==> inputs of run C <==
==> flow/design.v <==
module pwm_hw(
input clk,      			 
input reset,  			     
input red,                   
input green,                 
input blue,                  
output [19:0] Red_High_HW,   
output [19:0] Red_Low_HW,    
output [19:0] Green_High_HW, 
output [19:0] Green_Low_HW,  
output [19:0] Blue_High_HW,  
output [19:0] Blue_Low_HW    
             );
HW_PWM Red(.clk(clk),.reset(reset),.Colour_input(red),.High_Count(Red_High_HW),.Low_Count(Red_Low_HW));           
HW_PWM Green(.clk(clk),.reset(reset),.Colour_input(green),.High_Count(Green_High_HW), .Low_Count(Green_Low_HW));  
HW_PWM Blue(.clk(clk),.reset(reset),.Colour_input(blue),.High_Count(Blue_High_HW), .Low_Count(Blue_Low_HW));      
endmodule
module HW_PWM(
input clk,                     
input reset,                   
input Colour_input,            
output reg [19:0] High_Count,  
output reg [19:0] Low_Count    
            );
reg PrevPwm;                   
reg [19:0]Count;               
always@(posedge clk)
begin
if (!reset)                    
    begin
	Count<=20'b0;
	High_Count<=20'b0;
	Low_Count<=20'b0;          
	PrevPwm<=1'b0;
	end
else if(Colour_input==1)       
   begin
	if(PrevPwm!=Colour_input)  
		begin
 		Low_Count<=Count;      
		PrevPwm<=1'b1;         
		Count<=20'b0;          
		end
	else
		begin                  
		Count<=Count+1'b1;     
		end
  end
else if(Colour_input==0)       
	begin
	if(PrevPwm!=Colour_input)  
		begin
		High_Count<=Count;     
		PrevPwm<=Colour_input; 
		Count<=20'b0;          
		end
else
     begin                     
     Count<=Count+1'b1;        
     end     
end
end			
endmodule			
==> flow/run.sh <==
#!/bin/bash
# the make line also repeats each setting of config.mk as NAME=value (left out here)
make -C /OpenROAD-flow-scripts/flow DESIGN_CONFIG=/design/flow/config.mk WORK_HOME=/design/flow/orfs CLKGATE_MAP_FILE= finish
==> flow/config.mk <==
export PLATFORM = sky130hd
export DESIGN_NAME = pwm_hw
export DESIGN_NICKNAME = pwm_hw
export VERILOG_FILES = /design/flow/design.v
export SDC_FILE = /design/flow/constraint.sdc
export NUM_CORES = 4
export LEC_CHECK = 0
export CAP_MARGIN = 30
export CELL_PAD_IN_SITES_DETAIL_PLACEMENT = 2
export CORE_MARGIN = 2
export CORE_UTILIZATION = 46
export CTS_CLUSTER_SIZE = 34
export GPL_ROUTABILITY_DRIVEN = 0
export MAX_ROUTING_LAYER = met5
export PLACE_DENSITY = 0.6
export SLEW_MARGIN = 20
==> flow/constraint.sdc <==
create_clock -name core_clock -period 2.07 [get_ports {clk}]
set_input_delay 0.4140 -clock core_clock [delete_from_list [all_inputs] [get_ports {clk}]]
set_output_delay 0.4140 -clock core_clock [all_outputs]
set_load 0.01 [all_outputs]
==> run K (differences from run C) <==
CAP_MARGIN = 20   (was 30)
CELL_PAD_IN_SITES_DETAIL_PLACEMENT = unset   (was 2)
CORE_UTILIZATION = 72   (was 46)
CTS_CLUSTER_SIZE = 21   (was 34)
GPL_ROUTABILITY_DRIVEN = unset   (was 0)
HOLD_SLACK_MARGIN = -0.09   (was unset)
MAX_ROUTING_LAYER = unset   (was met5)
==> flow/constraint.sdc (replaced) <==
create_clock -name core_clock -period 1.55 [get_ports {clk}]
set_input_delay 0.3100 -clock core_clock [delete_from_list [all_inputs] [get_ports {clk}]]
set_output_delay 0.3100 -clock core_clock [all_outputs]
set_load 0.01 [all_outputs]
==> run G (differences from run C) <==
CAP_MARGIN = 20   (was 30)
CELL_PAD_IN_SITES_DETAIL_PLACEMENT = unset   (was 2)
CORE_UTILIZATION = 72   (was 46)
CTS_CLUSTER_DIAMETER = 94   (was unset)
CTS_CLUSTER_SIZE = unset   (was 34)
GPL_ROUTABILITY_DRIVEN = unset   (was 0)
MAX_ROUTING_LAYER = unset   (was met5)
PLACE_DENSITY = unset   (was 0.6)
PLACE_DENSITY_LB_ADDON = 0.06   (was unset)
SETUP_SLACK_MARGIN = 0.38   (was unset)
TNS_END_PERCENT = 5   (was unset)
==> flow/constraint.sdc (replaced) <==
create_clock -name core_clock -period 1.32 [get_ports {clk}]
set_input_delay 0.2640 -clock core_clock [delete_from_list [all_inputs] [get_ports {clk}]]
set_output_delay 0.2640 -clock core_clock [all_outputs]
set_load 0.01 [all_outputs]
==> summary of the runs <==
- Run K ended with an error in clock tree synthesis (4_1_cts). Run G did not get past detailed placement (3_5_place_dp). Run C never finished: it broke off in clock tree synthesis (4_1_cts) (DPL-0033).
- Synthesized cell count is the same in run G and run K.
- In die area, run G and run K do not differ.
- In synthesized area, run K and run C do not differ.

* * *

==> build 32 <==
RTL: the design.v shown in full above, as it stands there.
clock: 1.55 ns
lec_check: 0
cap_margin: 20
core_margin: 2
core_utilization: 72
place_density: 0.6
setup_slack_margin: 0.45
slew_margin: 20
run.sh (not shown) runs the stock make flow with config.mk's settings and CLKGATE_MAP_FILE=.
==> inputs of build 31, as changes to build 32 <==
- CORE_UTILIZATION: 72 -> 40
- CTS_CLUSTER_DIAMETER: default -> 395
- CTS_CLUSTER_SIZE: default -> 100
- SETUP_SLACK_MARGIN: 0.45 -> 0.35
==> flow/constraint.sdc (replaced) <==
create_clock -name core_clock -period 2.0 [get_ports {clk}]
set_input_delay 0.4000 -clock core_clock [delete_from_list [all_inputs] [get_ports {clk}]]
set_output_delay 0.4000 -clock core_clock [all_outputs]
set_load 0.01 [all_outputs]
==> notes.md <==
yosys + openroad results -> status no timing/DRC/antenna violations, die height 139 microns, standard cell area after detailed placement 0.00894 sq mm, area of the die 0.0192 sq mm
-- figures above: build 31

==> notes.md <==
yosys + openroad results -> standard cell area after detailed placement 0.00928 sq mm, Mean Syn Cell Area 10.3 sq um, first logged error message [ERROR DPL-0038] Utilization greater than 100%, impossible to legalize, status stopped before the end, Halt Stage 4_1_cts, area of the die 0.0109 sq mm, die height 104 microns
-- figures above: build 32


* * *

==> wip/nickel: inputs <==
// pwm_hw: RTL as listed in full above, without the edits since
clock: 1.32 ns
lec_check: 0
cap_margin: 20
core_aspect_ratio: 0.5
core_margin: 2
core_utilization: 72
cts_cluster_diameter: 94
place_density_lb_addon: 0.04
setup_slack_margin: 0.38
slew_margin: 20
tns_end_percent: 10
==> wip/cedar: changes against wip/nickel <==
- CORE_ASPECT_RATIO: 0.5 -> default
- CORE_UTILIZATION: 72 -> 64
- CTS_CLUSTER_DIAMETER: 94 -> default
- CTS_CLUSTER_SIZE: default -> 31
- PLACE_DENSITY: default -> 0.6
- PLACE_DENSITY_LB_ADDON: 0.04 -> default
- SETUP_SLACK_MARGIN: 0.38 -> 0.31
- TNS_END_PERCENT: 10 -> default
==> flow/constraint.sdc (replaced) <==
create_clock -name core_clock -period 0.997 [get_ports {clk}]
set_input_delay 0.1994 -clock core_clock [delete_from_list [all_inputs] [get_ports {clk}]]
set_output_delay 0.1994 -clock core_clock [all_outputs]
set_load 0.01 [all_outputs]
==> wip/pepper: changes against wip/nickel <==
- ABC_AREA: default -> 1
- CORE_ASPECT_RATIO: 0.5 -> default
- CORE_UTILIZATION: 72 -> 64
- CTS_CLUSTER_DIAMETER: 94 -> default
- PLACE_DENSITY: default -> 0.6
- PLACE_DENSITY_LB_ADDON: 0.04 -> default
- SETUP_SLACK_MARGIN: 0.38 -> default
- TNS_END_PERCENT: 10 -> default
==> flow/constraint.sdc (replaced) <==
create_clock -name core_clock -period 2.43 [get_ports {clk}]
set_input_delay 0.4860 -clock core_clock [delete_from_list [all_inputs] [get_ports {clk}]]
set_output_delay 0.4860 -clock core_clock [all_outputs]
set_load 0.01 [all_outputs]
==> wip/yarrow: changes against wip/nickel <==
- ABC_AREA: default -> 1
- CORE_ASPECT_RATIO: 0.5 -> default
- CTS_CLUSTER_DIAMETER: 94 -> 268
- CTS_CLUSTER_SIZE: default -> 95
- PLACE_DENSITY: default -> 0.4
- PLACE_DENSITY_LB_ADDON: 0.04 -> default
- SETUP_SLACK_MARGIN: 0.38 -> -0.12
- TNS_END_PERCENT: 10 -> default
==> flow/constraint.sdc (replaced) <==
create_clock -name core_clock -period 1.37 [get_ports {clk}]
set_input_delay 0.2740 -clock core_clock [delete_from_list [all_inputs] [get_ports {clk}]]
set_output_delay 0.2740 -clock core_clock [all_outputs]
set_load 0.01 [all_outputs]
==> results <==
CTS Sinks: wip/nickel -; wip/yarrow 183; wip/cedar -; wip/pepper 183
Total cell area reported by yosys after synthesis: wip/nickel 7258 um2; wip/yarrow 7096 um2; wip/cedar 7258 um2; wip/pepper 7096 um2
Die outline area: wip/nickel 10950 um2; wip/yarrow 10660 um2; wip/cedar 12210 um2; wip/pepper 11950 um2
Row count: wip/nickel 25; wip/yarrow 36; wip/cedar 38; wip/pepper 38
Number of levels in the clock H-tree: wip/nickel -; wip/yarrow 4; wip/cedar -; wip/pepper 4
Number of unique standard cell types used by synthesis: wip/nickel 33; wip/yarrow 22; wip/cedar 33; wip/pepper 22
Number of placed instances, taps included: wip/nickel -; wip/yarrow 1163; wip/cedar 1082; wip/pepper 1147
Longest Clk Path Bufs: wip/nickel -; wip/yarrow 2; wip/cedar -; wip/pepper 2
Synth Cell Area: wip/nickel 7258 um2; wip/yarrow 7096 um2; wip/cedar 7258 um2; wip/pepper 7096 um2
Die boundary height: wip/nickel 75.00 um; wip/yarrow 103.3 um; wip/cedar 110.5 um; wip/pepper 109.3 um
Area fraction in mux cells: wip/nickel 17.24%; wip/yarrow 0%; wip/cedar 17.24%; wip/pepper 0%
Place WS: wip/nickel -; wip/yarrow -484.5 ps; wip/cedar -840.2 ps; wip/pepper 237.8 ps
Detailed Place HPWL: wip/nickel -; wip/yarrow 14.09 mm; wip/cedar 16.47 mm; wip/pepper 13.08 mm
Outcome: wip/nickel stopped before the end; wip/yarrow stopped before the end; wip/cedar stopped before the end; wip/pepper no timing/DRC/antenna violations
Failing step: wip/nickel global placement (3_3_place_gp); wip/yarrow global routing (5_1_grt); wip/cedar clock tree synthesis (4_1_cts); wip/pepper -
Starting density of the core: wip/nickel 75.34%; wip/yarrow 73.27%; wip/cedar 66.37%; wip/pepper 65.45%
Number of cells upsized or downsized after cts: wip/nickel -; wip/yarrow 162; wip/cedar -; wip/pepper 0
Area of the core: wip/nickel 9634 um2; wip/yarrow 9684 um2; wip/cedar 10940 um2; wip/pepper 10840 um2
Fraction of the mapped netlist area in simple logic gates: wip/nickel 21.05%; wip/yarrow 19.54%; wip/cedar 21.05%; wip/pepper 19.54%
FA/HA/MAJ Cells, Area Fraction: wip/nickel 1.551%; wip/yarrow 1.587%; wip/cedar 1.551%; wip/pepper 1.587%
Die span in x: wip/nickel 146.0 um; wip/yarrow 103.3 um; wip/cedar 110.5 um; wip/pepper 109.3 um
Total nets after synthesis: wip/nickel 717; wip/yarrow 925; wip/cedar 717; wip/pepper 925
Area share of the largest cell type after synthesis: wip/nickel 50.47%; wip/yarrow 51.63%; wip/cedar 50.47%; wip/pepper 51.63%
